## run A
==> flow/design.v <==
`timescale 1ns / 1ps
module thresholding(
    input wire clk, reset, enable,
    input wire signed [11 : 0] sig,
    output reg signed [11 : 0] y,
    output reg done,
    output reg [11 : 0] id
    );
parameter N = 2048, W = 13, threshold = 84, MEAN = 958;
localparam IDLE = 1'b0,
           WAIT = 2'b1,
           WORKING = 1'b1;
reg signed [11 : 0] d [0 : W - 1];  
reg signed [11 : 0] th;
reg signed [16 : 0] sum;
reg signed [11 : 0] curr_avg;
wire signed [11 : 0] din_curr_avg;
wire signed [16 : 0] din_sum;
reg state;
wire signed [11 : 0] mean;
wire signed [11 : 0] sig_diff;
assign din_curr_avg = din_sum/W;
assign mean = MEAN;
assign sig_diff = sig - mean;
assign din_sum = (sum + sig_diff - d[W - 1]);
integer i, j;
always @ (posedge clk)
begin
    if(reset) begin
        for(i = 0; i < W; i = i + 1) begin
            d[i] <= 12'b0;
        end
        sum <= 17'b0;
        curr_avg <= 12'b0;
        th <= threshold;
        state <= IDLE;
        done <= 1'b0;
        id <= 12'b0;
    end
    else begin
        case(state)
        IDLE: begin
            if(enable == 1'b1) begin
                state <= WORKING;
                id <= 12'b111111111111;
            end
            done <= 1'b0;
        end
        WORKING: begin
            sum <= din_sum;
            curr_avg <= din_curr_avg;
            for(j = 1; j < W; j = j + 1) begin
                d[j] <= d[j - 1];
            end
            d[0] <= sig_diff;
            if(sig_diff >= th + curr_avg) begin
                y <= sig_diff;
            end
            else begin
                y <= 12'b0;
            end
            done <= 1'b1;
            id = id + 1;
            if(id == 2047)
                state <= IDLE;
        end
        endcase
    end
end
endmodule
make LEC_CHECK=0 ABC_AREA=1 CAP_MARGIN=20 CORE_MARGIN=2 CORE_UTILIZATION=72 CTS_CLUSTER_DIAMETER=299 CTS_CLUSTER_SIZE=22 SLEW_MARGIN=20 finish   # period 10.9 ns
run.sh (not shown) runs the stock make flow with config.mk's settings and CLKGATE_MAP_FILE=.
No final results exist for run A, since it was stopped by error GRT-0232 during global routing (5_1_grt).
Input-level comparison between run B and run A:
Settings: TNS_END_PERCENT now 5, previously not set; CTS_CLUSTER_SIZE now 87, was 22; CTS_CLUSTER_DIAMETER no longer set, was 299; CORE_UTILIZATION now 70, was 72; SETUP_SLACK_MARGIN now -0.32, previously not set; PLACE_DENSITY_LB_ADDON now 0.28, previously not set; HOLD_SLACK_MARGIN now -0.09, previously not set; the clock period (ns, I/O delays scaled along) now 12.1, was 10.9.
--- outcome ---
Relative to run A, die size has increased by 500 um^2 in run B.
In run B, floorplan die height is higher than in run A.
Diff run A and run B: placed standard-cell area lower in run B
[flow] run B | stages: complete | final checks: fail | reason: setup timing
> inputs changed (run B -> run C)
Settings: HOLD_SLACK_MARGIN changed from -0.09 to 0.29; CTS_CLUSTER_SIZE changed from 87 to 42; SETUP_SLACK_MARGIN changed from -0.32 to 2.05; PLACE_DENSITY_LB_ADDON removed (was 0.28); ABC_AREA removed (was 1); TNS_END_PERCENT removed (was 5); CORE_UTILIZATION changed from 70 to 61; the clock period (ns, I/O delays scaled along) changed from 12.1 to 6.94.
## What came out
Run B → run C: setup slack shrank by 4.14 ns, number of instances in the placed design shrank by 26. None of the runs run B and run C ends with a clean layout. Of run C and run B, it is run C that has the higher yosys synthesis chip area.
Setup changes, run C to run D
Settings: HOLD_SLACK_MARGIN no longer set, was 0.29; CTS_CLUSTER_SIZE no longer set, was 42; SETUP_SLACK_MARGIN now 1.52, was 2.05; CORE_UTILIZATION now 70, was 61; the clock period (ns, I/O delays scaled along) now 13.5, was 6.94.
### Flow results
Run D is listed as incomplete: the tool reported an error in global routing (5_1_grt) and the run ended there. Number of cells after detailed placement in run D vs run C: down 110. Per the comparison of run D with run C, HPWL after detailed placement up about 8%, die area down 2900 um^2, post-synth area from yosys stat flat.

---

// thresholding: RTL as listed in full above, without the edits since
Settings: LEC_CHECK=0, CAP_MARGIN=35, CORE_MARGIN=2, CORE_UTILIZATION=62, PLACE_DENSITY_LB_ADDON=0.09, SLEW_MARGIN=20; clock period 7.66 ns.
The starting point completed and failed the layout checks on setup timing.
Then changed:
- CAP_MARGIN: 35 -> 20
- CORE_UTILIZATION: 62 -> 66
- PLACE_DENSITY_LB_ADDON: 0.09 -> not set
- SETUP_SLACK_MARGIN: not set -> 1.65
- clock period: 7.66 -> 13.5 ns (I/O delays scaled with it)
After rerunning: The changed run ended with an error in global routing (5_1_grt) on GRT-0232; area after synthesis stays the same; die size is lower by 5.9%; synthesized cell count stays the same.
Then changed:
- CORE_UTILIZATION: 66 -> 63
- SETUP_SLACK_MARGIN: 1.65 -> not set
- clock period: 13.5 -> 6.94 ns (I/O delays scaled with it)
After rerunning: With this change the flow finished with setup timing left; die size climbs by 4.6%; area after synthesis stays the same; synthesized cell count is unchanged.
Then changed:
- CORE_UTILIZATION: 63 -> 22
- clock period: 6.94 -> 13.5 ns (I/O delays scaled with it)
Outcome: Now the flow completed without violations; global-route usage drops by 24 points; die size rose to 2.8 times its value; clock-buffer cell count grows by 2; design area is higher by about 0.4%.

---

Starts from the design.v that is shown in full above.
make LEC_CHECK=0 CAP_MARGIN=20 CORE_MARGIN=2 CORE_UTILIZATION=66 SETUP_SLACK_MARGIN=1.4 SLEW_MARGIN=20 finish   # period 13.5 ns
The first run did not get past global routing (5_1_grt).
Change:
--- a/flow/config.mk
+++ b/flow/config.mk
@@ -10,2 +10 @@
-export CORE_UTILIZATION = 66
-export SETUP_SLACK_MARGIN = 1.4
+export CORE_UTILIZATION = 62
==> flow/constraint.sdc (replaced) <==
create_clock -name core_clock -period 11.9 [get_ports {clk}]
set_input_delay 2.3800 -clock core_clock [delete_from_list [all_inputs] [get_ports {clk}]]
set_output_delay 2.3800 -clock core_clock [all_outputs]
set_load 0.01 [all_outputs]
Outcome:
- The new run ran to the end with violations: setup timing
- die size went up by 6.3%
- area after synthesis is unchanged
- synthesized cell count does not change

---

Setup of harbor:
RTL: the design.v shown in full above, as it stands there.
export LEC_CHECK = 0
export CAP_MARGIN = 35
export CORE_ASPECT_RATIO = 1.11
export CORE_MARGIN = 2
export CORE_UTILIZATION = 72
export CTS_CLUSTER_DIAMETER = 389
export CTS_CLUSTER_SIZE = 34
export HOLD_SLACK_MARGIN = 0.27
export MAX_ROUTING_LAYER = met5
export MIN_ROUTING_LAYER = met1
export PLACE_DENSITY_LB_ADDON = 0.0
export SLEW_MARGIN = 35
create_clock -name core_clock -period 12.6 [get_ports {clk}]
harbor never completed; the flow aborted with a tool error in global routing.
Modified inputs, ember compared to harbor
- swapping 34 for 60 in CTS_CLUSTER_SIZE
- clearing HOLD_SLACK_MARGIN, which used to be 0.27
- clearing CTS_CLUSTER_DIAMETER, which used to be 389
- swapping 0.0 for 0.2 in PLACE_DENSITY_LB_ADDON
- clearing CORE_ASPECT_RATIO, which used to be 1.11
- putting ABC_AREA at 1 where nothing was set
- swapping met5 for met4 in MAX_ROUTING_LAYER
- swapping 12.6 for 12.9 in the clock period (ns, I/O delays scaled along)
Findings:
- Re floorplan-stage core utilization: ember and harbor aren't equal, and the higher value belongs to ember.
- ember: synthesized cell count higher than harbor
- Looking at post-CTS repair timing setup buffer count across ember and harbor, the one that comes out lower is ember.
- Mux contribution to synthesized area down 14 points in ember wrt harbor
- Measured against ember, the yosys stat chip area of harbor comes out at 1.10 times the reference value.
- Post-synthesis instance area: ember vs harbor down 1200 um2
- Looking only at simple-gate portion of the synthesized area, and setting everything else aside, the higher value of ember and harbor goes to ember.
- ember completed end to end with timing, DRC and antenna clean.
Modified inputs, raven compared to ember
- a deleted PLACE_DENSITY_LB_ADDON that had been 0.2
- a deleted ABC_AREA that had been 1
- a change of SLEW_MARGIN from 35 to 20
- a deleted MIN_ROUTING_LAYER that had been met1
- a change of CAP_MARGIN from 35 to 20
- a deleted MAX_ROUTING_LAYER that had been met4
- a deleted CTS_CLUSTER_SIZE that had been 60
- a change of CORE_UTILIZATION from 72 to 40
- a change of the clock period (ns, I/O delays scaled along) from 12.9 to 14.0
==> comparison <==
- Looking at synthesized cell count, raven sits about 14% lower than ember does.
- Looking only at global-route usage, and setting everything else aside, the lower value of ember and raven goes to raven.
- In the flow results for ember and raven, the clock-cell share of area is larger on ember.
- ember vs raven, slowest cell on the critical path: fa_1 vs clkdlybuf4s50_1

---

Starts from the design.v that is shown in full above.
clock: 12.1 ns
lec_check: 0
abc_area: 1
cap_margin: 35
core_margin: 2
core_utilization: 72
cts_cluster_size: 60
hold_slack_margin: 0.3
max_routing_layer: met4
min_routing_layer: met1
place_density_lb_addon: 0.2
slew_margin: 35
tns_end_percent: 5
The first run did not get past global routing (5_1_grt), error GRT-0232.
Edit:
--- a/flow/config.mk
+++ b/flow/config.mk
@@ -17,2 +17 @@
 export SLEW_MARGIN = 35
-export TNS_END_PERCENT = 5
==> flow/constraint.sdc (replaced) <==
create_clock -name core_clock -period 12.2 [get_ports {clk}]
set_input_delay 2.4400 -clock core_clock [delete_from_list [all_inputs] [get_ports {clk}]]
set_output_delay 2.4400 -clock core_clock [all_outputs]
set_load 0.01 [all_outputs]
Result:
- The changed run failed in global routing (5_1_grt)
- synthesized area stays the same
- synthesized cell count stays the same
- die size is unchanged

---

// thresholding: RTL as listed in full above, without the edits since
make LEC_CHECK=0 CAP_MARGIN=35 CORE_ASPECT_RATIO=1.11 CORE_MARGIN=2 CORE_UTILIZATION=70 CTS_CLUSTER_SIZE=34 HOLD_SLACK_MARGIN=0.27 MAX_ROUTING_LAYER=met4 MIN_ROUTING_LAYER=met1 PLACE_DENSITY_LB_ADDON=0.03 SLEW_MARGIN=35 finish   # period 12.9 ns
The baseline ended with an error in 5_1_grt on GRT-0116.
Change:
Settings changed: CAP_MARGIN 35 to 20, CORE_ASPECT_RATIO 1.11 to default, CORE_UTILIZATION 70 to 40, CTS_CLUSTER_SIZE 34 to default, HOLD_SLACK_MARGIN 0.27 to default, MAX_ROUTING_LAYER met4 to default, MIN_ROUTING_LAYER met1 to default, PLACE_DENSITY_LB_ADDON 0.03 to default, SLEW_MARGIN 35 to 20.
Clock period 12.9 ns to 13.5 ns, I/O delays scaled along.
This time the run ran to the end with no violations.
Die size went up by about 70%.
Area after synthesis is unchanged.
Synthesized cell count stays the same.
Change:
Settings changed: ABC_AREA from default to 0, CELL_PAD_IN_SITES_DETAIL_PLACEMENT from default to 2, CELL_PAD_IN_SITES_GLOBAL_PLACEMENT from default to 1, CORE_UTILIZATION 40 to 59, CTS_CLUSTER_SIZE from default to 78, GPL_TIMING_DRIVEN from default to 0, SLEW_MARGIN 20 to 15, TNS_END_PERCENT from default to 30.
Clock period 13.5 ns to 10.7 ns, I/O delays scaled along.
Outcome: The changed run never finished: it broke off in 3_5_place_dp on DPL-0033; area after synthesis does not change; die size came out lower by a quarter to a third; synthesized cell count stays the same.

---

RTL: the design.v shown in full above, as it stands there.
==> flow/config.mk <==
export PLATFORM = sky130hd
export DESIGN_NAME = thresholding
export DESIGN_NICKNAME = thresholding
export VERILOG_FILES = /design/flow/design.v
export SDC_FILE = /design/flow/constraint.sdc
export NUM_CORES = 4
export LEC_CHECK = 0
export CAP_MARGIN = 20
export CORE_ASPECT_RATIO = 1.43
export CORE_MARGIN = 2
export CORE_UTILIZATION = 55
export HOLD_SLACK_MARGIN = -0.04
export PLACE_DENSITY_LB_ADDON = 0.26
export SLEW_MARGIN = 20
==> flow/constraint.sdc <==
create_clock -name core_clock -period 14.0 [get_ports {clk}]
set_input_delay 2.8000 -clock core_clock [delete_from_list [all_inputs] [get_ports {clk}]]
set_output_delay 2.8000 -clock core_clock [all_outputs]
set_load 0.01 [all_outputs]
The first run finished clean.
Change:
- CAP_MARGIN: 20 -> 15
- CELL_PAD_IN_SITES_DETAIL_PLACEMENT: not set -> 1
- CORE_MARGIN: 2 -> 7
- CTS_CLUSTER_SIZE: not set -> 91
- GPL_ROUTABILITY_DRIVEN: not set -> 0
- TNS_END_PERCENT: not set -> 45
Result: The new run ended with an error in clock tree synthesis; die area increases by about 13%; synthesized cell count does not change; synthesized area is unchanged.

---

## v6
RTL: the design.v shown in full above, as it stands there.
clock: 9.82 ns
lec_check: 0
cap_margin: 25
cell_pad_in_sites_detail_placement: 2
cell_pad_in_sites_global_placement: 3
core_aspect_ratio: 1.5
core_margin: 2
core_utilization: 58
cts_cluster_diameter: 192
gpl_routability_driven: 0
max_routing_layer: met5
min_routing_layer: met1
place_density: 0.64
slew_margin: 40
v6 got as far as global placement without I/O (3_1_place_gp_skip_io), where a tool error ended the run.
The following lists how v7 was set up differently from v6:
- GPL_TIMING_DRIVEN: unset -> 0
- SETUP_SLACK_MARGIN: unset -> 0.83
- GPL_ROUTABILITY_DRIVEN: 0 -> 1
- TNS_END_PERCENT: unset -> 30
- the clock period (ns, I/O delays scaled along): 9.82 -> 14.5
## What came out
v7 failed in global placement without I/O (3_1_place_gp_skip_io) with GPL-0301. Comparing v6 against v7, there is no change at all in total core area. Diff v6..v7 | area share of and-or/or-and cells after synthesis | unchanged. Number of distinct library cells after synthesis: v6 vs v7, no meaningful difference.
